Setup of build 73:
## cpu_core
module cpu_core(
    input clk,
    input rst,
	 output [5:0] pc_out,
	 input [15:0] instr_out,
	 input [15:0] mem_Data_in,
	 output mem_wr,
	 output mem_rd,
	 output [15:0] reg_Data_2,
	 output [5:0] data_mem_address
    );
	 wire [5:0] pc_target;
	 Program_Counter pc(clk,	rst,		pc_target,		pc_out);
	 wire  [5:0] pc_next;
	 assign pc_next = pc_out + 1;
	 wire [3:0] opcode,		reg_Rs,		reg_Rt,		reg_Rd;
	 wire [15:0] imm_offset;
	 wire [5:0] j_offset;
	 wire [3:0] jeq_offset;
	 wire [7:0] li_offset;
	 assign opcode 		=		instr_out	[15:12];
	 assign reg_Rd 		=		instr_out	[11:8];
	 assign reg_Rs 		=		instr_out	[7:4];
	 assign reg_Rt 		=		instr_out	[3:0];
	 assign imm_offset 	=		instr_out	[3:0]; 
	 assign li_offset		=		instr_out	[7:0];
	 assign j_offset 		=		instr_out	[5:0];
	 assign jeq_offset   = 		instr_out	[11:8];
	 reg [3:0] reg_Rd_mxd;
	 wire reg_dest;
	 wire [15:0] reg_write_Data, reg_Data_1, reg_Write_D, reg_Write_s1, reg_Write_s2;
	 always @(reg_dest or reg_Rd or reg_Rt) begin
		case(reg_dest)
			1'b0 : reg_Rd_mxd  = reg_Rd;
			1'b1 : reg_Rd_mxd  = reg_Rt;
		endcase
	 end
	 Register_File_main reg_file (clk,		rst,		reg_Rs,		reg_Rt,		reg_Rd_mxd,		reg_wr,		reg_Write_D,		reg_Data_1,		reg_Data_2);
	 wire [2:0] alu_op;
	 wire alu_src, op_jump, op_jeq, op_jr, op_cmp, op_mov, op_li, m2r;
	 Control_Unit cu(opcode,		alu_op,		reg_wr,		reg_dest,		alu_src,		op_jump,		op_jeq,		op_jr,	op_cmp,	op_mov,	op_li, 	mem_rd,		mem_wr,		m2r);
	 wire z_flag, agb, bga;
	 reg [15:0] imm_offset_se;
	 always @ (imm_offset) begin
		if(imm_offset[3] == 0) begin
			imm_offset_se <= {12'b000000000000,imm_offset};		 
			end
			else begin 
				imm_offset_se <= {12'b111111111111,imm_offset};	 
			end
	end
	 wire [15:0] alu_Out;
	 assign data_mem_address = alu_Out[5:0];
	 wire [15:0] alu_src_2;
	 MUX2x1 mxalusrc (reg_Data_2,	imm_offset_se,	alu_src,	alu_src_2);
	 ALU_Main alu ( reg_Data_1,	alu_src_2,		alu_op,	z_flag,	alu_Out,		agb,	bga);
	wire [5:0] jr_target, mxj_return;
  ...
For scale: roughly 2,600 cells after synthesis, ~64 I/O pins, ~22,000 um2 of cells after synthesis.
clock: 11.0 ns
lec_check: 0
cap_margin: 20
core_margin: 2
core_utilization: 40
gpl_timing_driven: 0
hold_slack_margin: 0.05
place_density_lb_addon: 0.08
slew_margin: 20
run.sh (not shown) runs the stock make flow with config.mk's settings and CLKGATE_MAP_FILE=.
In build 73 the implementation completed, yet the final layout does not meet the checks, the culprit being negative setup slack.
Modified inputs, build 37 compared to build 73
# build 73
export LEC_CHECK = 0
export CAP_MARGIN = 20
export CORE_MARGIN = 2
export CORE_UTILIZATION = 40
export GPL_TIMING_DRIVEN = 0
export HOLD_SLACK_MARGIN = 0.05
export PLACE_DENSITY_LB_ADDON = 0.08
export SLEW_MARGIN = 20
create_clock -name core_clock -period 11.0 [get_ports {clk}]
# build 37
export LEC_CHECK = 0
export CAP_MARGIN = 20
export CORE_MARGIN = 2
export CORE_UTILIZATION = 67
export CTS_CLUSTER_DIAMETER = 29
export MAX_ROUTING_LAYER = met4
export SETUP_SLACK_MARGIN = 0.23
export SLEW_MARGIN = 20
create_clock -name core_clock -period 7.07 [get_ports {clk}]
## What came out
Across both runs, total CTS buffers was higher for build 37 than for build 73. Cmp build 37 and build 73 / number of cell rows / lower: build 37. For summed standard-cell area reported by yosys, build 37 and build 73 come out practically identical. Looking at detailed placement HPWL across both flows, build 37 is the stronger of the two, with build 73 trailing. Build 37: aborted in global routing (5_1_grt) (tool error). Comparing build 37 and build 73, the lower depth of the CTS H-tree was measured on build 73. Between build 37 and build 73, the post-synthesis area per instance figures differ only marginally.
What build 58 does differently from build 37 at the input level:
# build 37
export LEC_CHECK = 0
export CAP_MARGIN = 20
export CORE_MARGIN = 2
export CORE_UTILIZATION = 67
export CTS_CLUSTER_DIAMETER = 29
export MAX_ROUTING_LAYER = met4
export SETUP_SLACK_MARGIN = 0.23
export SLEW_MARGIN = 20
create_clock -name core_clock -period 7.07 [get_ports {clk}]
# build 58
export LEC_CHECK = 0
export CAP_MARGIN = 20
export CORE_MARGIN = 2
export CORE_UTILIZATION = 64
export SETUP_SLACK_MARGIN = 2.12
export SLEW_MARGIN = 20
create_clock -name core_clock -period 8.03 [get_ports {clk}]
Results
- In the summary table, build 58 is marked failed, with error GRT-0232 raised in global routing (5_1_grt).
- As of build 58, post-CTS setup repair buffer count had risen by more than 10% compared to build 37.
- Vertical die dimension in build 58 vs build 37: up about 2.3%
- Comparing build 37 and build 58, the higher half-perimeter wire length after detailed placement is on build 58.
- The global placement routability congestion number comes out lower for build 58 vs build 37.
- Measured against each other, build 37 and build 58 differ in area after detailed placement, the lower figure coming from build 58.

wip/ember:
cpu_core again, from the RTL that the note above started with.
Settings: LEC_CHECK=0, CAP_MARGIN=35, CELL_PAD_IN_SITES_DETAIL_PLACEMENT=0, CELL_PAD_IN_SITES_GLOBAL_PLACEMENT=1, CORE_MARGIN=5, CORE_UTILIZATION=66, MIN_ROUTING_LAYER=met2, SETUP_SLACK_MARGIN=-0.15, SLEW_MARGIN=20, TNS_END_PERCENT=60; clock period 11.1 ns.
Seen in the log of wip/ember: GRT-0116 during 5_1_grt, after which the run never completed.
[inputs] wip/quartz vs wip/ember
- MAX_ROUTING_LAYER now met4, previously not set
- CTS_CLUSTER_DIAMETER now 30, previously not set
- CELL_PAD_IN_SITES_DETAIL_PLACEMENT no longer set, was 0
- CORE_MARGIN now 2, was 5
- TNS_END_PERCENT no longer set, was 60
- SETUP_SLACK_MARGIN now 0.23, was -0.15
- MIN_ROUTING_LAYER no longer set, was met2
- CAP_MARGIN now 20, was 35
- CORE_UTILIZATION now 67, was 66
- CELL_PAD_IN_SITES_GLOBAL_PLACEMENT no longer set, was 1
- the clock period (ns, I/O delays scaled along) now 7.07, was 11.1
--- outcome ---
wip/quartz never completed, since it errored out during 5_1_grt. Diff wip/quartz and wip/ember: depth of the CTS H-tree higher in wip/quartz. wip/quartz vs. wip/ember: die area went down 2800 µm², core region area went down 830 µm², height of the die went down about 4%, buffer count from post-CTS setup fixing went up 66. Synthesis area per yosys: wip/ember vs wip/quartz identical. Taking wip/ember as the reference, in wip/quartz standard cell area after detailed placement now larger; number of buffers inserted during clock tree synthesis now larger; number of cells upsized or downsized after cts shows an increase of 327; initial core utilization shows an increase of 1.7 points; number of instances in the placed design higher.
What wip/onyx does differently from wip/quartz at the input level:
- swapping 67 for 59 in CORE_UTILIZATION
- clearing CTS_CLUSTER_DIAMETER, which used to be 30
- clearing SETUP_SLACK_MARGIN, which used to be 0.23
- clearing MAX_ROUTING_LAYER, which used to be met4
- putting ABC_AREA at 1 where nothing was set
- swapping 7.07 for 6.77 in the clock period (ns, I/O delays scaled along)
Findings:
- Compared wip/onyx vs wip/quartz, and number of cells produced by synthesis is up in wip/onyx.
- Of wip/quartz and wip/onyx, the run reporting the lower post-detailed-placement half-perimeter wirelength was wip/quartz.
- Re deepest clock path buffer count: no difference whatsoever between wip/onyx and wip/quartz.
- wip/onyx vs wip/quartz: chip area in the Yosys report up slightly
- The log for wip/onyx ends in 5_1_grt with error GRT-0232, so the run never completed.
- wip/onyx against wip/quartz: post-synthesis net count climbed 975, chip height shows an increase of 7.1%, post-synthesis xor/xnor area fraction went down 1.3 points, synthesized area shows an increase of about 1.4%.
